==> v30: inputs <==
Design top, start of the top module:
module top (
	input sysclk,     
	input rst,        
	input button_in,
	input [15:0] student_id,
	output[3:0] D5_out,	
	output[3:0] D4_out,	
	output[3:0] D3_out,	
	output[3:0] D2_out,	
	output[3:0] D1_out		
);
clock: 25.0 ns
lec_check: 0
abc_area: 1
cap_margin: 20
cell_pad_in_sites_detail_placement: 0
core_margin: 6
core_utilization: 40
cts_cluster_diameter: 369
cts_cluster_size: 93
max_routing_layer: met4
place_density_lb_addon: 0.17
slew_margin: 20
run.sh (not shown) runs the stock make flow with config.mk's settings and CLKGATE_MAP_FILE=.
==> inputs of v39, as changes to v30 <==
Settings changed: ABC_AREA 1 to not set, CELL_PAD_IN_SITES_DETAIL_PLACEMENT 0 to not set, CORE_MARGIN 6 to 2, CORE_UTILIZATION 40 to 54, CTS_CLUSTER_DIAMETER 369 to not set, CTS_CLUSTER_SIZE 93 to not set, MAX_ROUTING_LAYER met4 to not set, PLACE_DENSITY_LB_ADDON 0.17 to not set, SETUP_SLACK_MARGIN set to 3.9.
==> flow/constraint.sdc (replaced) <==
create_clock -name core_clock -period 13.6 [get_ports {sysclk}]
set_input_delay 2.7200 -clock core_clock [delete_from_list [all_inputs] [get_ports {sysclk}]]
set_output_delay 2.7200 -clock core_clock [all_outputs]
set_load 0.01 [all_outputs]
==> inputs of v11, as changes to v30 <==
Settings changed: ABC_AREA 1 to not set, CAP_MARGIN 20 to 40, CELL_PAD_IN_SITES_DETAIL_PLACEMENT 0 to not set, CELL_PAD_IN_SITES_GLOBAL_PLACEMENT set to 2, CORE_MARGIN 6 to 2, CORE_UTILIZATION 40 to 53, CTS_CLUSTER_DIAMETER 369 to 207, CTS_CLUSTER_SIZE 93 to 100, MAX_ROUTING_LAYER met4 to not set, PLACE_DENSITY_LB_ADDON 0.17 to 0.05.
==> summary of the runs <==
- v39 passed the timing, design-rule and antenna checks. v30 ran to the end with no violations. v11 stopped in 3_1_place_gp_skip_io on FLW-0024.
- Setup slack: v30 is better than v39 (3.7 ns).
- Against v30, the total power of v39 is higher by 150%.
- Against v30, the critical path depth of v39 is lower by 51.
- Sequential power: v30 is smaller than v39 (about 46%).
- Between v30 and v39, the lower clock-buffer cell count is in v39 (gap 1).
==> figures <==
metric                                                                    v30                      v11                      v39
Seq group                                                            0.281 mW                        -                 0.518 mW
Result of the run                            no timing/DRC/antenna violations   stopped before the end  no timing/DRC/antenna violations
Stage where the flow stopped                                                -     3_1_place_gp_skip_io                        -
Die W                                                                  254 µm                   215 µm                   213 µm
Largest net degree at the start of global routing                          68                        -                       80
Yosys top cell by instances                          sky130_fd_sc_hd__nand2_1  sky130_fd_sc_hd__nor2_1  sky130_fd_sc_hd__nor2_1
Post-Syn Area per Cell                                               6.62 µm²                 7.80 µm²                 7.80 µm²
Post-synthesis adder-cell area fraction                                 0.223                    0.226                    0.226
Number of failing hold endpoints at the final stage                         0                        -                        0
Worst vdd ir                                                         0.436 mV                        -                  1.11 mV
Global-route track usage on met1                                        0.271                        -                    0.385
Wire length the detailed router placed on met1                       30400 µm                        -                 30300 µm
Slew of the pin with the lowest slew margin                          0.900 ns                        -                 0.837 ns

========
==> 07-11: inputs <==
==> flow/design.v <==
module rtcClkDivider (
	input sys_clk,
	input rst,
	output tick_500Hz,  
	output tick_5s      
);
reg [10:0]counter1;
reg [128:0] counter2;
parameter KEYCHANGE_PERIOD = 5 ;   
localparam [128:0] ctrl = KEYCHANGE_PERIOD*10;
always @(posedge sys_clk) begin
	if (rst) begin
		counter1 <= 0;
		counter2 <= 0;
	end
	else begin
		if (counter1==999) begin
			counter1 <=counter1+1;
		end
		else if (counter1==1999) begin
			counter1 <=0;
		end
		else begin
			counter1<=counter1+1;
		end
		if (counter2==(ctrl/2-1)) begin
			counter2 <=counter2+1;
		end
		else if (counter2==(ctrl-1)) begin
			counter2 <=0;
		end
		else begin
			counter2 <=counter2+1;
		end
	end
end
assign tick_500Hz = !rst && (counter1==999) ;
assign tick_5s = !rst && (counter2==(ctrl/2-1)) ;
endmodule
module timekeeper (
	input clk,     
	input rst,
	input en,
	output[15:0] cur_time	
);
reg [15:0] ct;
always @(posedge clk) begin
	if (rst) begin
		ct <= 0;
	end
	else if (en) begin
		if (ct==16'b1111111111111111) begin
			ct<=0;
		end
		else begin
			ct<=ct+1;
		end
	end
end
assign cur_time =ct ;
endmodule
module hasher (
	input clk,     
	input rst,
	input en,
	input [15:0] cur_time,
	input [15:0] student_id,
	output [15:0] cur_hash	
);
reg [31:0] prev_hash;
reg [15:0] curhash;
always @(*) begin
	prev_hash=cur_hash;
	prev_hash=(cur_time^student_id)-prev_hash;
	prev_hash=prev_hash*prev_hash;
	prev_hash=prev_hash>>8;
	prev_hash=prev_hash & 16'b1111111111111111;
end
always @(posedge clk) begin
	if (rst) begin
		curhash <= 0;
	end
	else if (en) begin
		curhash <= prev_hash[15:0];
	end
end
assign cur_hash = curhash ;
endmodule
module buttonFsm (
	input clk,
	input rst,
	input en,
	input button,    
	output stateful_button
);
reg sb;
reg [1:0] state;
always @(posedge clk) begin
	if (rst) begin
		state <= 0;
	end
	else if (en) begin
	case(state)
	0:
	begin
		if (button) begin
			state <=3;
		end
		else begin
			state <=0;	
		end	
	end
	1:
	begin
		if (button) begin
			state <=2;
		end
		else begin
			state <=1;	
		end	
	end
	2:
	begin
		if (button) begin
			state <=2;
		end
		else begin
			state <=0;	
		end	
	end
	3:
	begin
		if (button) begin
			state <=3;
		end
		else begin
			state <=1;	
		end	
	end
	default: begin
	end
	endcase
	end
end
always @(state or button) begin
	sb=0;
	case(state)
	0:
	begin
		if (button) begin
			sb=1;
		end
		else begin
			sb=0;	
		end	
	end
	1:
	begin
		if (button) begin
			sb=0;
		end
		else begin
			sb=1;	
		end	
	end
	2:
	begin
		if (button) begin
			sb=0;
		end
		else begin
			sb=0;
		end	
	end
	3:
	begin
		if (button) begin
			sb=1;
		end
		else begin
			sb=1;
		end	
	end
	default:
	 begin
	end
	endcase
end
assign stateful_button = sb ;
endmodule
module b16toBCD (
	input [15:0] to_display,
	input enable,
	output [3:0] D5,	
	output [3:0] D4,	
	output [3:0] D3,	
	output [3:0] D2,	
	output [3:0] D1	
);
	reg [15:0] temp;
	reg [3:0] t5;	
	reg [3:0] t4;
	reg [3:0] t3;
	reg [3:0] t2;
	reg [3:0] t1;
	always @(enable or to_display) begin
		temp = to_display ;
		if (enable==0) begin
			t5 = 4'b1111 ;
			t4 = 4'b1111 ;
			t3 = 4'b1111 ;
			t2 = 4'b1111 ;
			t1 = 4'b1111 ;
		end	
		else begin
			t1 = temp % 10 ;
			temp =temp/10 ;
			t2 = temp % 10 ;
			temp =temp/10 ;
			t3 = temp % 10 ;
			temp =temp/10 ;
			t4 = temp % 10 ;
			temp =temp/10 ;
			t5 = temp % 10 ;
		end
	end
	assign D5 =t5 ;
	assign D4 = t4 ;
	assign D3 = t3 ;
	assign D2 =  t2;
	assign D1 = t1 ;
endmodule
module top (
	input sysclk,     
	input rst,        
	input button_in,
	input [15:0] student_id,
	output[3:0] D5_out,	
	output[3:0] D4_out,	
	output[3:0] D3_out,	
	output[3:0] D2_out,	
	output[3:0] D1_out		
);
wire tick500;
wire tick5s;
wire [15:0] curtime;
wire [15:0] curhash;
wire disp;
rtcClkDivider clkd(
	.sys_clk(sysclk),    
	.rst(rst),
	.tick_500Hz(tick500), 
	.tick_5s(tick5s)
	);
timekeeper timekep(
	.clk(sysclk),    
	.rst(rst),
	.en(tick5s),
	.cur_time(curtime)	
	);
hasher hs(
	.clk(sysclk),  
	.rst(rst),
	.en(tick5s),
	.cur_time(curtime),
	.student_id(student_id),
	.cur_hash(curhash)	
	);
buttonFsm button(
	.clk(sysclk),
	.rst(rst),
	.en(tick500),
	.button(button_in),    
	.stateful_button(disp)
	);
b16toBCD display(
	.to_display(curhash),
	.enable(disp),
	.D5(D5_out),	
	.D4(D4_out),
	.D3(D3_out),
	.D2(D2_out),
	.D1(D1_out)
	);
endmodule
==> flow/run.sh <==
#!/bin/bash
# the make line also repeats each setting of config.mk as NAME=value (left out here)
make -C /OpenROAD-flow-scripts/flow DESIGN_CONFIG=/design/flow/config.mk WORK_HOME=/design/flow/orfs CLKGATE_MAP_FILE= finish
==> flow/config.mk <==
export PLATFORM = sky130hd
export DESIGN_NAME = top
export DESIGN_NICKNAME = top
export VERILOG_FILES = /design/flow/design.v
export SDC_FILE = /design/flow/constraint.sdc
export NUM_CORES = 4
export LEC_CHECK = 0
export CAP_MARGIN = 40
export CELL_PAD_IN_SITES_GLOBAL_PLACEMENT = 2
export CORE_MARGIN = 2
export CORE_UTILIZATION = 40
export CTS_CLUSTER_DIAMETER = 400
export CTS_CLUSTER_SIZE = 100
export SETUP_SLACK_MARGIN = -1.69
export SLEW_MARGIN = 20
==> flow/constraint.sdc <==
create_clock -name core_clock -period 25.0 [get_ports {sysclk}]
set_input_delay 5.0000 -clock core_clock [delete_from_list [all_inputs] [get_ports {sysclk}]]
set_output_delay 5.0000 -clock core_clock [all_outputs]
set_load 0.01 [all_outputs]
==> 01-17 (differences from 07-11) <==
==> flow/config.mk (replaced) <==
export PLATFORM = sky130hd
export DESIGN_NAME = top
export DESIGN_NICKNAME = top
export VERILOG_FILES = /design/flow/design.v
export SDC_FILE = /design/flow/constraint.sdc
export NUM_CORES = 4
export LEC_CHECK = 0
export CAP_MARGIN = 20
export CORE_MARGIN = 2
export CORE_UTILIZATION = 71
export CTS_CLUSTER_DIAMETER = 29
export SETUP_SLACK_MARGIN = 3.82
export SLEW_MARGIN = 20
==> flow/constraint.sdc (replaced) <==
create_clock -name core_clock -period 13.2 [get_ports {sysclk}]
set_input_delay 2.6400 -clock core_clock [delete_from_list [all_inputs] [get_ports {sysclk}]]
set_output_delay 2.6400 -clock core_clock [all_outputs]
set_load 0.01 [all_outputs]
==> results <==
| item | 01-17 | 07-11 |
|---|---|---|
| Result of the run | did not finish | no timing/DRC/antenna violations |
| Stage where the flow stopped | global routing | - |
| FA/HA/MAJ Cells, Area Fraction | 0.2255 | 0.2255 |
| Die Wd | 186.0 um | 246.5 um |
| Detailed Place HPWL | 52770 um | 54380 um |
| Weighted congestion at the end of routability-driven global placement | 0.9659 | 0.8708 |
| Worst setup slack after placement | -0.2607 ns | 5.606 ns |
| Total number of H-tree levels | 4 | 4 |
| Placed Area | 25660 um2 | 24740 um2 |
| # resized after CTS | 399 | 0 |
| Floorplan row count | 66 | 88 |
| Area share of and-or/or-and cells after synthesis | 0.1907 | 0.1907 |
| Area share of the largest cell type after synthesis | 0.1608 | 0.1608 |
| Die height | 186.0 um | 246.5 um |
| Chip area | 34610 um2 | 60770 um2 |
| Placeable core area | 32620 um2 | 57920 um2 |
| Share of the yosys chip area belonging to registers | 0.1498 | 0.1498 |
| Fraction of the core area occupied by cells at floorplan | 0.7213 | 0.4062 |
| Placed Instances | 3520 | 3746 |
| Setup repair bufs after CTS | 210 | 0 |
Power figures rest on the tool's default switching activity, not on a simulated workload.
